==> inputs of run G <==
==> flow/design.v <==
module cordicp(
  x,
  clk,
  rst,
  en,
  lookup,
  y,
  valid);
input [31:0] x;
input clk;
input en;
input rst;
input [2047:0] lookup;
wire [63:0] tab [31:0];
output reg [63:0] y;
output reg valid;
reg [63:0] x_reg;
reg [4:0] counter;
reg [1:0] state;
  parameter E_IDLE  = 2'd0;
  parameter E_CALC  = 2'd1;
always @ (posedge clk) begin
  if (rst == 1'b1) begin
    x_reg <= {16'h00, x, 16'h00};
    y <= 64'h0000_0001_0000_0000;  
    counter <= 4'b0;
    valid <= 1'b0;
    state <= E_IDLE;
  end else begin
  case (state)
    E_IDLE: begin
      x_reg <= {16'h00, x, 16'h00};
      valid <= 1'b0;
      if (en == 1'b1) begin
        state <= E_CALC;
        y <= 64'h0000_0001_0000_0000;  
      end
    end
    E_CALC: begin
      counter <= counter+1;
      if (x_reg > tab[counter]) begin
        x_reg <= x_reg - tab[counter];
        if (counter < 5'd16)
          y <= y << (5'd16 - counter);
        else
          y <= y + (y >> (counter - 5'd15));
      end
      if (counter == 5'd31) begin
        state <= E_IDLE;
        valid <= 1'b1;
      end
    end
  endcase
  end
end
genvar i;
generate
  for (i=0; i<32; i=i+1) begin : U
    assign tab[31-i] = lookup[(i*64+63):i*64];
  end
endgenerate
endmodule
module cordicn(
  x,
  clk,
  rst,
  en,
  lookup,
  y,
  valid);
input [31:0] x;
input clk;
input en;
input rst;
input [2047:0] lookup;
wire [63:0] tab [31:0];
output reg [63:0] y;
output reg valid;
reg [63:0] x_reg;
reg [4:0] counter;
reg [1:0] state;
  parameter E_IDLE  = 2'd0;
  parameter E_CALC  = 2'd1;
always @ (posedge clk) begin
  if (rst == 1'b1) begin
    x_reg <= {16'h00, x, 16'h00};
    y <= 64'h0000_0001_0000_0000;  
    counter <= 4'b0;
    valid <= 1'b0;
    state <= E_IDLE;
  end else begin
  case (state)
    E_IDLE: begin
      x_reg <= {16'h00, x, 16'h00};
      valid <= 1'b0;
      if (en == 1'b1) begin
        state <= E_CALC;
        y <= 64'h0000_0001_0000_0000;  
      end
    end
    E_CALC: begin
      counter <= counter+1;
      if (x_reg > tab[counter]) begin
        x_reg <= x_reg - tab[counter];
        if (counter < 5'd16)
          y <= y >> (5'd16 - counter);
        else
          y <= y - (y >> (counter - 5'd14));
      end
      if (counter == 5'd31) begin
        state <= E_IDLE;
        valid <= 1'b1;
      end 
    end
  endcase
  end
end
genvar i;
generate
  for (i=0; i<32; i=i+1) begin : U
    assign tab[31-i] = lookup[(i*64+63):i*64];
  end
endgenerate
endmodule
module top
(
  clk,
  rst,
  x,
  en,
  epx,
  sinhx,
  coshx,
  valid
);
input             clk;
input             rst;
input      [31:0] x;
input             en;
output reg [31:0] epx;
       reg [31:0] enx;
output reg [31:0] sinhx;
output reg [31:0] coshx;
output reg        valid;
wire [2047:0] lookupp;
wire [2047:0] lookupn;
wire   [31:0] w_sinhx;
wire   [31:0] w_coshx;
wire   [63:0] w_epx;
wire   [63:0] w_enx;
wire          w_valid;
wire          validp;
wire          validn;
cordicp epos (
  .x      (x),
  .clk    (clk),
  .rst    (rst),
  .en     (en),
  .lookup (lookupp),
  .y      (w_epx),
  .valid  (validp)
);
cordicn eneg (
  .x      (x),
  .clk    (clk),
  .rst    (rst),
  .en     (en),
  .lookup (lookupn),
  .y      (w_enx),
  .valid  (validn)
);
always @ (posedge clk) begin
  if (rst == 1'b1) begin
    epx   <= 32'b0;
    enx   <= 32'b0;
    sinhx <= 32'b0;
    coshx <= 32'b0;
    valid <=  1'b0;
  end else begin
  if (validp == 1'b1)
    epx <= w_epx[47:16];
  if (validn == 1'b1)
    enx <= w_enx[47:16];
  sinhx <= w_sinhx;
  coshx <= w_coshx;
  valid <= w_valid;
  end
end
assign w_sinhx = (w_epx [47:16] - w_enx [47:16]) >> 1;
assign w_coshx = (w_epx [47:16] + w_enx [47:16]) >> 1;
assign w_valid = validn & validp;
assign lookupp = { 
  64'h0000_000B_1721_7F7D,    
  64'h0000_000A_65AF_6785,    
  64'h0000_0009_B43D_4F8D,    
  64'h0000_0009_02CB_3795,    
  64'h0000_0008_5159_1F9D,    
  64'h0000_0007_9FE7_07A6,    
  64'h0000_0006_EE74_EFAE,    
  64'h0000_0006_3D02_D7B6,    
  64'h0000_0005_8B90_BFBE,    
  64'h0000_0004_DA1E_A7C6,    
  64'h0000_0004_28AC_8FCE,    
  64'h0000_0003_773A_77D7,    
  64'h0000_0002_C5C8_5FDF,   
  64'h0000_0002_1456_47E7,   
  64'h0000_0001_62E4_2FEF,   
  64'h0000_0000_B172_17F7,   
  64'h0000_0000_67CC_8FB2,   
  64'h0000_0000_391F_EF8F,   
  64'h0000_0000_1E27_076E,  
  64'h0000_0000_0F85_1860, 
  64'h0000_0000_07E0_A6C3, 
  64'h0000_0000_03F8_1516, 
  64'h0000_0000_01FE_02A6, 
  64'h0000_0000_00FF_8055, 
  64'h0000_0000_007F_E00A,
  64'h0000_0000_003F_F801,
  64'h0000_0000_001F_FE00,
  64'h0000_0000_000F_FF80,
  64'h0000_0000_0007_FFE0,
  64'h0000_0000_0003_FFF8,
  64'h0000_0000_0001_FFFE,
  64'h0000_0000_0000_FFFF
  };
assign lookupn = {
    64'h0000_000B_1721_7F7D,      
    64'h0000_000A_65AF_6785,      
    64'h0000_0009_B43D_4F8D,      
    64'h0000_0009_02CB_3795,      
    64'h0000_0008_5159_1F9D,      
    64'h0000_0007_9FE7_07A6,      
    64'h0000_0006_EE74_EFAE,      
    64'h0000_0006_3D02_D7B6,      
    64'h0000_0005_8B90_BFBE,      
    64'h0000_0004_DA1E_A7C6,      
    64'h0000_0004_28AC_8FCE,      
    64'h0000_0003_773A_77D7,      
    64'h0000_0002_C5C8_5FDF,     
    64'h0000_0002_1456_47E7,     
    64'h0000_0001_62E4_2FEF,     
    64'h0000_0000_B172_17F7, 
    64'h0000_0000_49A5_8844, 
    64'h0000_0000_222F_1D04, 
    64'h0000_0000_1085_98B5, 
    64'h0000_0000_0820_AEC4, 
    64'h0000_0000_0408_1596,
    64'h0000_0000_0202_02AE,
    64'h0000_0000_0100_8055,
    64'h0000_0000_0080_200A,
    64'h0000_0000_0040_0801,
    64'h0000_0000_0020_0200,
    64'h0000_0000_0010_0080,
    64'h0000_0000_0008_0020,
    64'h0000_0000_0004_0008,
    64'h0000_0000_0002_0002,
    64'h0000_0000_0001_0000,
    64'h0000_0000_0000_8000
    };
endmodule
==> flow/run.sh <==
#!/bin/bash
# the make line also repeats each setting of config.mk as NAME=value (left out here)
make -C /OpenROAD-flow-scripts/flow DESIGN_CONFIG=/design/flow/config.mk WORK_HOME=/design/flow/orfs CLKGATE_MAP_FILE= finish
==> flow/config.mk <==
export PLATFORM = sky130hd
export DESIGN_NAME = top
export DESIGN_NICKNAME = top
export VERILOG_FILES = /design/flow/design.v
export SDC_FILE = /design/flow/constraint.sdc
export NUM_CORES = 4
export LEC_CHECK = 0
export ABC_AREA = 1
export CAP_MARGIN = 20
export CORE_ASPECT_RATIO = 1.32
export CORE_MARGIN = 2
export CORE_UTILIZATION = 72
export CTS_CLUSTER_DIAMETER = 258
export CTS_CLUSTER_SIZE = 10
export PLACE_DENSITY = 0.6
export SLEW_MARGIN = 20
==> flow/constraint.sdc <==
create_clock -name core_clock -period 3.78 [get_ports {clk}]
set_input_delay 0.7560 -clock core_clock [delete_from_list [all_inputs] [get_ports {clk}]]
set_output_delay 0.7560 -clock core_clock [all_outputs]
set_load 0.01 [all_outputs]
==> run D (differences from run G) <==
Settings changed: ABC_AREA 1 to unset, CORE_ASPECT_RATIO 1.32 to unset, CORE_UTILIZATION 72 to 58, CTS_CLUSTER_DIAMETER 258 to unset, CTS_CLUSTER_SIZE 10 to unset, PLACE_DENSITY 0.6 to unset.
==> flow/constraint.sdc (replaced) <==
create_clock -name core_clock -period 6.53 [get_ports {clk}]
set_input_delay 1.3060 -clock core_clock [delete_from_list [all_inputs] [get_ports {clk}]]
set_output_delay 1.3060 -clock core_clock [all_outputs]
set_load 0.01 [all_outputs]
==> CHANGELOG.md <==
### Metrics

* Top-area cell share at 0.1500
* Mean post-synth cell area at around 7.3 um^2
* GPL Wtd Cong at 1.059
* Die area at 71870 um^2
* Adder Area Share at 0.08804
* Mux area share at 0.1275
* Outcome: no timing/DRC/antenna violations
* Compound Share, Synth at 0.2655
[end of results for run D]
==> CHANGELOG.md <==
### Physical design

* Yosys warning count at 3
* Err: [ERROR DPL-0038] Utilization greater than 100%, impossible to legalize
* Stop stage: 4_1_cts
* Mux area share at 0.006810
* Compound Share, Synth at 0.1500
* Adder Area Share at 0.07541
* Mean post-synth cell area at 5.413 um^2
* Top-area cell share at 0.2138
* Outcome: did not finish
* Die area at a little under 70000 um^2
[end of results for run G]
